==> run R: inputs <==
==> flow/design.v <==
`timescale 1ns / 1ps
module cordic_sin_cos
(
    input clk,
    input reset_n,
    input i_call,
    input [31:0] i_data,
    output o_done,
    output [31:0] o_cos,
    output [31:0] o_sin
);
cordic_sin_cos_core u_sin_cos (
    .clk     ( clk ),
    .reset_n ( reset_n ),
    .i_call  ( i_call ),
    .i_data  ( i_data ),
    .o_done  ( o_done ),
    .o_cos   ( o_cos ),
    .o_sin   ( o_sin )
);
endmodule
module cordic_sin_cos_core(
    clk,
    reset_n,
    i_call,
    i_data,
    o_done,
    o_cos,
    o_sin
);
     input clk;
     input reset_n;
	 input i_call; 
	 input signed [31:0] i_data;
	 output o_done;
	 output signed [31:0] o_cos;
	 output signed [31:0] o_sin;	 
	 function [31:0] atan;
	    input [3:0] idx;
	    case( idx )
	       4'd0: atan = 32'd2949120;  4'd1: atan = 32'd1740992;  4'd2: atan = 32'd919872;  4'd3: atan = 32'd466944;
	       4'd4: atan = 32'd234368;   4'd5: atan = 32'd117312;   4'd6: atan = 32'd58688;   4'd7: atan = 32'd29312;
	       4'd8: atan = 32'd14656;    4'd9: atan = 32'd7360;     4'd10: atan = 32'd3648;   4'd11: atan = 32'd1856;
	       4'd12: atan = 32'd896;     4'd13: atan = 32'd448;     4'd14: atan = 32'd256;    default: atan = 32'd128;
	    endcase
	 endfunction
	 reg signed [31:0]x,y,tx,ty,deg,rcos,rsin;
	 reg [7:0]i,seg;
	 reg isdone,isnegcos,isnegsin,isswap;
	 always @ ( posedge clk or negedge reset_n )
	 if( !reset_n )
	 begin
	    { x,y,deg,rcos,rsin } <= { 32'd0,32'd0,32'd0,32'd0,32'd0};
		i <= 8'd0;
		{ isdone,isnegcos,isnegsin,isswap } <= { 1'b0,1'b0,1'b0,1'b0 };
	 end
	 else if( i_call )
	 case( i )       
  	    0:
		begin
		   seg = i_data / 90;
		   if( seg == 0 ) 
		   begin 
		   	  deg <= i_data; 
		   	  isnegcos <= 0; 
		   	  isnegsin <= 0; 
		   	  isswap <= 0; 
		   end
		   else if( seg == 1 ) 
		   begin 
		   	  deg <= i_data - 90; 
		   	  isnegcos <= 1; 
		   	  isnegsin <= 0; 
		   	  isswap <= 1; 
		   end
		   else if( seg == 2 ) 
		   begin 
		   	  deg <= i_data - 180; 
		   	  isnegcos <= 1; 
		   	  isnegsin <= 1; 
		   	  isswap <= 0; 
		   end
		   else if( seg == 3 ) 
		   begin 
		   	  deg <= i_data - 270; 
		   	  isnegcos <= 0; 
		   	  isnegsin <= 1; 
		   	  isswap <= 1;  
		   end 
		   i <= i + 1'b1;
	    end		 
		1:
		begin 
		   x <= 32'd39797; 
		   y <= 32'd0; 
		   deg <= deg << 16; 
		   i <= i + 1'b1; 
		end					 
		2,3,4,5,6,7,8,9,10,11,12,13,14,15,16,17:
		if( deg > 0 )
		begin
		   ty = y >>> i-2;
		   tx = x >>> i-2;
		   x <= x - ty;
		   y <= y + tx;
		   deg <= deg - atan(i-2);
		   i <= i + 1'b1;
		end
		else
		begin
		   ty = y >>> i-2;
		   tx = x >>> i-2;
		   x <= x + ty ;
		   y <= y - tx ;
		   deg <= deg + atan(i-2);
		   i <= i + 1'b1;
		end
		18:
		begin 
		   {rcos,rsin} <= isswap ? { y,x } : { x,y }; 
		   i <= i + 1'b1; 
		end			
		19:
		begin 
		   isdone <= 1'b1; 
		   i <= i + 1'b1; 
		end		
		20:
		begin 
		   isdone <= 1'b0; 
		   i <= 8'd0; 
		end		   
	 endcase
	 assign o_done = isdone;
	 assign o_cos = isnegcos ? -(rcos) : rcos;
	 assign o_sin = isnegsin ? -(rsin) : rsin;
endmodule
==> flow/run.sh <==
#!/bin/bash
# the make line also repeats each setting of config.mk as NAME=value (left out here)
make -C /OpenROAD-flow-scripts/flow DESIGN_CONFIG=/design/flow/config.mk WORK_HOME=/design/flow/orfs CLKGATE_MAP_FILE= finish
==> flow/config.mk <==
export PLATFORM = sky130hd
export DESIGN_NAME = cordic_sin_cos
export DESIGN_NICKNAME = cordic_sin_cos
export VERILOG_FILES = /design/flow/design.v
export SDC_FILE = /design/flow/constraint.sdc
export NUM_CORES = 4
export LEC_CHECK = 0
export ABC_AREA = 1
export CAP_MARGIN = 20
export CORE_MARGIN = 2
export CORE_UTILIZATION = 72
export CTS_CLUSTER_DIAMETER = 375
export CTS_CLUSTER_SIZE = 100
export PLACE_DENSITY = 0.39
export SETUP_SLACK_MARGIN = -0.49
export SLEW_MARGIN = 20
==> flow/constraint.sdc <==
create_clock -name core_clock -period 21.6 [get_ports {clk}]
set_input_delay 4.3200 -clock core_clock [delete_from_list [all_inputs] [get_ports {clk}]]
set_output_delay 4.3200 -clock core_clock [all_outputs]
set_load 0.01 [all_outputs]
==> run A: changes against run R <==
- ABC_AREA: 1 -> unset
- CORE_UTILIZATION: 72 -> 65
- CTS_CLUSTER_DIAMETER: 375 -> unset
- CTS_CLUSTER_SIZE: 100 -> unset
- MAX_ROUTING_LAYER: unset -> met4
- PLACE_DENSITY: 0.39 -> unset
- SETUP_SLACK_MARGIN: -0.49 -> unset
==> flow/constraint.sdc (replaced) <==
create_clock -name core_clock -period 23.3 [get_ports {clk}]
set_input_delay 4.6600 -clock core_clock [delete_from_list [all_inputs] [get_ports {clk}]]
set_output_delay 4.6600 -clock core_clock [all_outputs]
set_load 0.01 [all_outputs]
==> notes <==
Run A died in global routing (5_1_grt), error ODB-0269. Run R finished but failed the layout checks on setup timing. In run A the synthesized cell count is smaller than in run R, by 14%. Against run A, the die size of run R is smaller by about 9%. Area after synthesis: run A is lower than run R (0.84%).

========
==> run a: inputs <==
Starts from the design.v that is shown in full above.
export LEC_CHECK = 0
export ABC_AREA = 1
export CAP_MARGIN = 20
export CORE_ASPECT_RATIO = 0.5
export CORE_MARGIN = 2
export CORE_UTILIZATION = 59
export CTS_CLUSTER_DIAMETER = 368
export CTS_CLUSTER_SIZE = 98
export PLACE_DENSITY = 0.42
export SETUP_SLACK_MARGIN = -0.62
export SLEW_MARGIN = 20
create_clock -name core_clock -period 16.5 [get_ports {clk}]
run.sh (not shown) runs the stock make flow with config.mk's settings and CLKGATE_MAP_FILE=.
==> run b (differences from run a) <==
- CORE_ASPECT_RATIO: 0.5 -> not set
- CORE_UTILIZATION: 59 -> 58
- CTS_CLUSTER_DIAMETER: 368 -> 378
- CTS_CLUSTER_SIZE: 98 -> not set
- MAX_ROUTING_LAYER: not set -> met4
- PLACE_DENSITY: 0.42 -> not set
- SETUP_SLACK_MARGIN: -0.62 -> not set
==> flow/constraint.sdc (replaced) <==
create_clock -name core_clock -period 23.3 [get_ports {clk}]
set_input_delay 4.6600 -clock core_clock [delete_from_list [all_inputs] [get_ports {clk}]]
set_output_delay 4.6600 -clock core_clock [all_outputs]
set_load 0.01 [all_outputs]
==> results.sh <==
# physical design summary
export IMPL_num_antenna_cells=2
export IMPL_fmax_mhz=45.1
export IMPL_grt_util_met1=0.421
export IMPL_grt_pass1_vias=26855
export IMPL_nMultiInputCombCells=3561
export IMPL_cp_arrival_ns=22.54
export IMPL_dr_max_layer_used="met4"
export IMPL_outcome="no timing/DRC/antenna violations"
export IMPL_tool_warnings=43
export IMPL_drt_wirelength_per_cell_microns=17.4
export IMPL_setup_viol=0
(the above is from run b)
==> results.sh <==
# physical design summary
export IMPL_fin_ws_ns=-3.79
export IMPL_grt_pass1_vias=29890
export IMPL_outcome="failed layout checks"
export IMPL_tool_warnings=46
export IMPL_nMultiInputCombCells=3558
export IMPL_setup_viol=35
export IMPL_dr_max_layer_used="met5"
export IMPL_check_failures="negative setup slack"
export IMPL_grt_util_met1=0.484
export IMPL_cp_arrival_ns=20.65
(the above is from run a)

========
==> inputs of build 28 <==
RTL: the design.v shown in full above, as it stands there.
==> flow/config.mk <==
export PLATFORM = sky130hd
export DESIGN_NAME = cordic_sin_cos
export DESIGN_NICKNAME = cordic_sin_cos
export VERILOG_FILES = /design/flow/design.v
export SDC_FILE = /design/flow/constraint.sdc
export NUM_CORES = 4
export LEC_CHECK = 0
export ABC_AREA = 0
export CAP_MARGIN = 20
export CELL_PAD_IN_SITES_DETAIL_PLACEMENT = 0
export CORE_MARGIN = 2
export CORE_UTILIZATION = 51
export CTS_CLUSTER_SIZE = 14
export GPL_TIMING_DRIVEN = 1
export HOLD_SLACK_MARGIN = 0.03
export PLACE_DENSITY_LB_ADDON = 0.11
export SETUP_SLACK_MARGIN = 0.98
export SLEW_MARGIN = 20
==> flow/constraint.sdc <==
create_clock -name core_clock -period 26.4 [get_ports {clk}]
set_input_delay 5.2800 -clock core_clock [delete_from_list [all_inputs] [get_ports {clk}]]
set_output_delay 5.2800 -clock core_clock [all_outputs]
set_load 0.01 [all_outputs]
==> build 48 (differences from build 28) <==
ABC_AREA = default   (was 0)
CELL_PAD_IN_SITES_DETAIL_PLACEMENT = default   (was 0)
CORE_UTILIZATION = 40   (was 51)
CTS_CLUSTER_SIZE = default   (was 14)
GPL_TIMING_DRIVEN = default   (was 1)
HOLD_SLACK_MARGIN = default   (was 0.03)
PLACE_DENSITY_LB_ADDON = default   (was 0.11)
SETUP_SLACK_MARGIN = default   (was 0.98)
==> flow/constraint.sdc (replaced) <==
create_clock -name core_clock -period 29.1 [get_ports {clk}]
set_input_delay 5.8200 -clock core_clock [delete_from_list [all_inputs] [get_ports {clk}]]
set_output_delay 5.8200 -clock core_clock [all_outputs]
set_load 0.01 [all_outputs]
==> summary of the runs <==
- Build 48 completed without violations. Build 28 went through all stages and came out clean.
- Synthesized cell count is the same in build 48 and build 28.
- Between build 48 and build 28, the lower core utilization is in build 48 (gap 20 points).
- Of build 48 and build 28, build 48 has the higher count of clock-buffer cells in the layout (gap 3).
- Of build 28 and build 48, build 28 has the higher cell count (gap about 2.3%, measured against build 48).
- Of build 48 and build 28, build 28 has the higher critical path depth (gap 12).
- Against build 28, the via count of build 48 is smaller by about 6%.
